## DE2_115_Project_Top
module DE2_115_Project_Top (
    input  wire        CLOCK_50,
    input  wire        RST,       
    input  wire [3:0]  KEY,       
    input  wire [17:0] SW,        
    output wire [7:0]  LCD_DATA,
    output wire        LCD_RS,
    output wire        LCD_RW,
    output wire        LCD_EN,
    output wire        LCD_ON,   
    output wire        LCD_BLON
);
    assign LCD_ON   = 1'b1;
    assign LCD_BLON = 1'b1;
    wire        cpu_lcd_start;
    wire [2:0]  cpu_lcd_opcode;
    wire [3:0]  cpu_lcd_reg_idx;
    wire [15:0] cpu_lcd_value;
    wire        lcd_is_busy;
    wire system_reset;          
    wire is_splash_screen;  
    wire is_shutdown_screen;  
    wire button_power = !KEY[0];
    wire button_send  = !KEY[1];
    module_mini_cpu cpu (
        .clk(CLOCK_50),
        .rst(RST),
        .button_power(button_power),
        .button_send(button_send),
        .switches(SW),
        .system_reset_out(system_reset),
        .show_splash_req(is_splash_screen),
        .force_blank_req(is_shutdown_screen),
        .lcd_start(cpu_lcd_start),
        .lcd_opcode(cpu_lcd_opcode),
        .lcd_reg_index(cpu_lcd_reg_idx),
        .lcd_value(cpu_lcd_value),
        .lcd_busy(lcd_is_busy)
    );
    lcd_controller display_ctrl (
        .clk(CLOCK_50),
        .rst(system_reset),         
        .start_update(cpu_lcd_start),
        .mode_splash(is_splash_screen),
        .mode_blank(is_shutdown_screen),
        .instruction_opcode(cpu_lcd_opcode),
        .register_index(cpu_lcd_reg_idx),
        .register_value(cpu_lcd_value),
        .busy_flag(lcd_is_busy),
        .lcd_data(LCD_DATA),
        .lcd_rs(LCD_RS),
        .lcd_rw(LCD_RW),
        .lcd_e(LCD_EN)
    );
endmodule
For scale: roughly 4600 cells after synthesis, ~37 I/O pins, roughly 36000 µm² of cells after synthesis.
Settings: LEC_CHECK=0, ABC_AREA=1, CAP_MARGIN=20, CELL_PAD_IN_SITES_DETAIL_PLACEMENT=2, CELL_PAD_IN_SITES_GLOBAL_PLACEMENT=1, CORE_ASPECT_RATIO=0.57, CORE_MARGIN=2, CORE_UTILIZATION=58, CTS_CLUSTER_DIAMETER=169, GPL_ROUTABILITY_DRIVEN=1, GPL_TIMING_DRIVEN=0, PLACE_DENSITY_LB_ADDON=0.18, SLEW_MARGIN=0, TNS_END_PERCENT=35; clock period 5.76 ns.
run.sh (not shown) runs the stock make flow with config.mk's settings and CLKGATE_MAP_FILE=.
The starting point stopped in detailed placement with DPL-0033.
Rerun with:
ABC_AREA = default   (was 1)
CELL_PAD_IN_SITES_DETAIL_PLACEMENT = default   (was 2)
CELL_PAD_IN_SITES_GLOBAL_PLACEMENT = default   (was 1)
CORE_ASPECT_RATIO = default   (was 0.57)
CORE_UTILIZATION = 72   (was 58)
CTS_CLUSTER_DIAMETER = 93   (was 169)
GPL_ROUTABILITY_DRIVEN = default   (was 1)
GPL_TIMING_DRIVEN = default   (was 0)
PLACE_DENSITY_LB_ADDON = default   (was 0.18)
SLEW_MARGIN = 20   (was 0)
TNS_END_PERCENT = default   (was 35)
clock period = 6.82 ns   (was 5.76 ns; I/O delays follow)
Result:
- The changed run finished with negative setup slack left
- die area decreases by 18%
- area after synthesis increases by 1.3%
- synthesized cell count decreases by about 23%
Rerun with:
CELL_PAD_IN_SITES_GLOBAL_PLACEMENT = 2   (was default)
CORE_UTILIZATION = 40   (was 72)
CTS_CLUSTER_DIAMETER = default   (was 93)
SLEW_MARGIN = 15   (was 20)
clock period = 20.0 ns   (was 6.82 ns; I/O delays follow)
Effect: The changed run passed the timing, design-rule and antenna checks; wire length goes down by about a fifth; total power fell by well over a third; cell count goes up by a few percent; setup slack improves by 11 ns; synthesized cell count does not change; design area went down by a few percent; count of clock-buffer cells in the layout increases by 10.
Rerun with:
ABC_AREA = 1   (was default)
CELL_PAD_IN_SITES_GLOBAL_PLACEMENT = default   (was 2)
CORE_UTILIZATION = 72   (was 40)
CTS_CLUSTER_DIAMETER = 250   (was default)
PLACE_DENSITY_LB_ADDON = 0.06   (was default)
SLEW_MARGIN = 20   (was 15)
clock period = 6.82 ns   (was 20.0 ns; I/O delays follow)
Result: The new run reached the layout checks and failed them: negative setup slack; critical path depth rose by 27; flip-flop count stays the same; power came out higher to 2.8 times its value; via count came out higher by 21%; setup slack degrades by 10 ns; sequential share of layout area fell by 0.20 points; wire length came out lower by 2.7%.

---

run A:
DE2_115_Project_Top again, from the RTL that the note above started with.
==> flow/config.mk <==
export PLATFORM = sky130hd
export DESIGN_NAME = DE2_115_Project_Top
export DESIGN_NICKNAME = DE2_115_Project_Top
export VERILOG_FILES = /design/flow/design.v
export SDC_FILE = /design/flow/constraint.sdc
export NUM_CORES = 4
export LEC_CHECK = 0
export ABC_AREA = 1
export CAP_MARGIN = 5
export CELL_PAD_IN_SITES_GLOBAL_PLACEMENT = 0
export CORE_ASPECT_RATIO = 0.9
export CORE_MARGIN = 2
export CORE_UTILIZATION = 72
export CTS_CLUSTER_DIAMETER = 169
export GPL_ROUTABILITY_DRIVEN = 1
export PLACE_DENSITY = 0.63
export SETUP_SLACK_MARGIN = -0.42
export SLEW_MARGIN = 40
==> flow/constraint.sdc <==
create_clock -name core_clock -period 5.99 [get_ports {CLOCK_50}]
set_input_delay 1.1980 -clock core_clock [delete_from_list [all_inputs] [get_ports {CLOCK_50}]]
set_output_delay 1.1980 -clock core_clock [all_outputs]
set_load 0.01 [all_outputs]
The flow for run A finished, though final verification flagged negative setup slack.
Modified inputs, run B compared to run A
# run A
export LEC_CHECK = 0
export ABC_AREA = 1
export CAP_MARGIN = 5
export CELL_PAD_IN_SITES_GLOBAL_PLACEMENT = 0
export CORE_ASPECT_RATIO = 0.9
export CORE_MARGIN = 2
export CORE_UTILIZATION = 72
export CTS_CLUSTER_DIAMETER = 169
export GPL_ROUTABILITY_DRIVEN = 1
export PLACE_DENSITY = 0.63
export SETUP_SLACK_MARGIN = -0.42
export SLEW_MARGIN = 40
create_clock -name core_clock -period 5.99 [get_ports {CLOCK_50}]
# run B
export LEC_CHECK = 0
export CAP_MARGIN = 20
export CORE_MARGIN = 2
export CORE_UTILIZATION = 49
export SLEW_MARGIN = 20
create_clock -name core_clock -period 10.3 [get_ports {CLOCK_50}]
--- outcome ---
- The higher critical path buffer and inverter count came out of run A.
- Higher combinational fraction of design power was reported by run A, not run B.
- Sort run A and run B by number of cells in the yosys synthesis report, descending, and run A comes first.
- display_ctrl.lcd_buffer[29][3] as the endpoint of the worst setup timing path was reported by run B, and display_ctrl.lcd_buffer[31][3] by run A.
- Although it ran to completion, run A produced a layout that fails the final checks because of negative setup slack.
- Run B: done, clean on timing, DRC and antenna
- Measured against run A, the count of cell instances traversed by the critical path of run B comes out at 0.53 times the reference value.
The following lists how run C was set up differently from run B:
# run B
export LEC_CHECK = 0
export CAP_MARGIN = 20
export CORE_MARGIN = 2
export CORE_UTILIZATION = 49
export SLEW_MARGIN = 20
create_clock -name core_clock -period 10.3 [get_ports {CLOCK_50}]
# run C
export LEC_CHECK = 0
export ABC_AREA = 1
export CAP_MARGIN = 20
export CORE_MARGIN = 2
export CORE_UTILIZATION = 72
export CTS_CLUSTER_DIAMETER = 250
export CTS_CLUSTER_SIZE = 13
export PLACE_DENSITY_LB_ADDON = 0.06
export SETUP_SLACK_MARGIN = 1.85
export SLEW_MARGIN = 20
create_clock -name core_clock -period 6.82 [get_ports {CLOCK_50}]
Findings:
Although it ran to completion, run C produced a layout that fails the final checks because of negative setup slack. On share of synthesized area occupied by flip-flops and latches: between run B and run C, it ends up higher for run C. Max final area across run B and run C: run C. Run C has number of vias in the routed layout above what run B had. Run B ended up with cpu.lcd_value[1] as its worst setup path startpoint; run C ended up with cpu.lcd_value[2]. There was hardly any difference in sequential cell count between run C and run B. Run C ended with more global routing usage summed across all routing layers than run B. Against run B, run C reports a clock tree skew after final layout that is higher. In run C the net load switching power turned out 66% higher than in run B. Going from run B to run C, the fraction of area in registers was found to have gone down by 2.1 points. Re number of clock buffers inserted by TritonCTS: run B was higher than run C. Clock-buffer cell count in run C is 11% below run B.
#### Input delta (run D over run C)
# run C
export LEC_CHECK = 0
export ABC_AREA = 1
export CAP_MARGIN = 20
export CORE_MARGIN = 2
export CORE_UTILIZATION = 72
export CTS_CLUSTER_DIAMETER = 250
export CTS_CLUSTER_SIZE = 13
export PLACE_DENSITY_LB_ADDON = 0.06
export SETUP_SLACK_MARGIN = 1.85
export SLEW_MARGIN = 20
create_clock -name core_clock -period 6.82 [get_ports {CLOCK_50}]
# run D
export LEC_CHECK = 0
export ABC_AREA = 1
export CAP_MARGIN = 20
export CORE_MARGIN = 2
export CORE_UTILIZATION = 72
export CTS_CLUSTER_DIAMETER = 250
export GPL_ROUTABILITY_DRIVEN = 0
export PLACE_DENSITY_LB_ADDON = 0.06
export SLEW_MARGIN = 20
create_clock -name core_clock -period 6.82 [get_ports {CLOCK_50}]
Notes after the runs:
Nothing crashed in run D and all stages finished; the problem is that the final layout failed, the offending checks being negative setup slack.
From run C to run D the numbers moved as follows: average routed wire per standard cell now sits lower; sequential share of layout area picked up an extra 0.59 points; non-clock buffer share of cell area shrank by 1.6 points; clock group total power now larger; post-detailed-route count of antenna-violating nets ~0 delta.
Summary of run D over run C: relative area change from synthesis to final layout moved down, detail-routed via count per cell moved down.
Lower net switching power of the design among run C and run D: run C
Reported for run C and run D, initial core utilization turned out identical to the last digit.
Against run C, run D comes in 0.074 ns higher on worst hold slack.
Compare run C and run D | clock network area share lower: run C
No activity file was given, so power comes from the tool's default toggle rates.
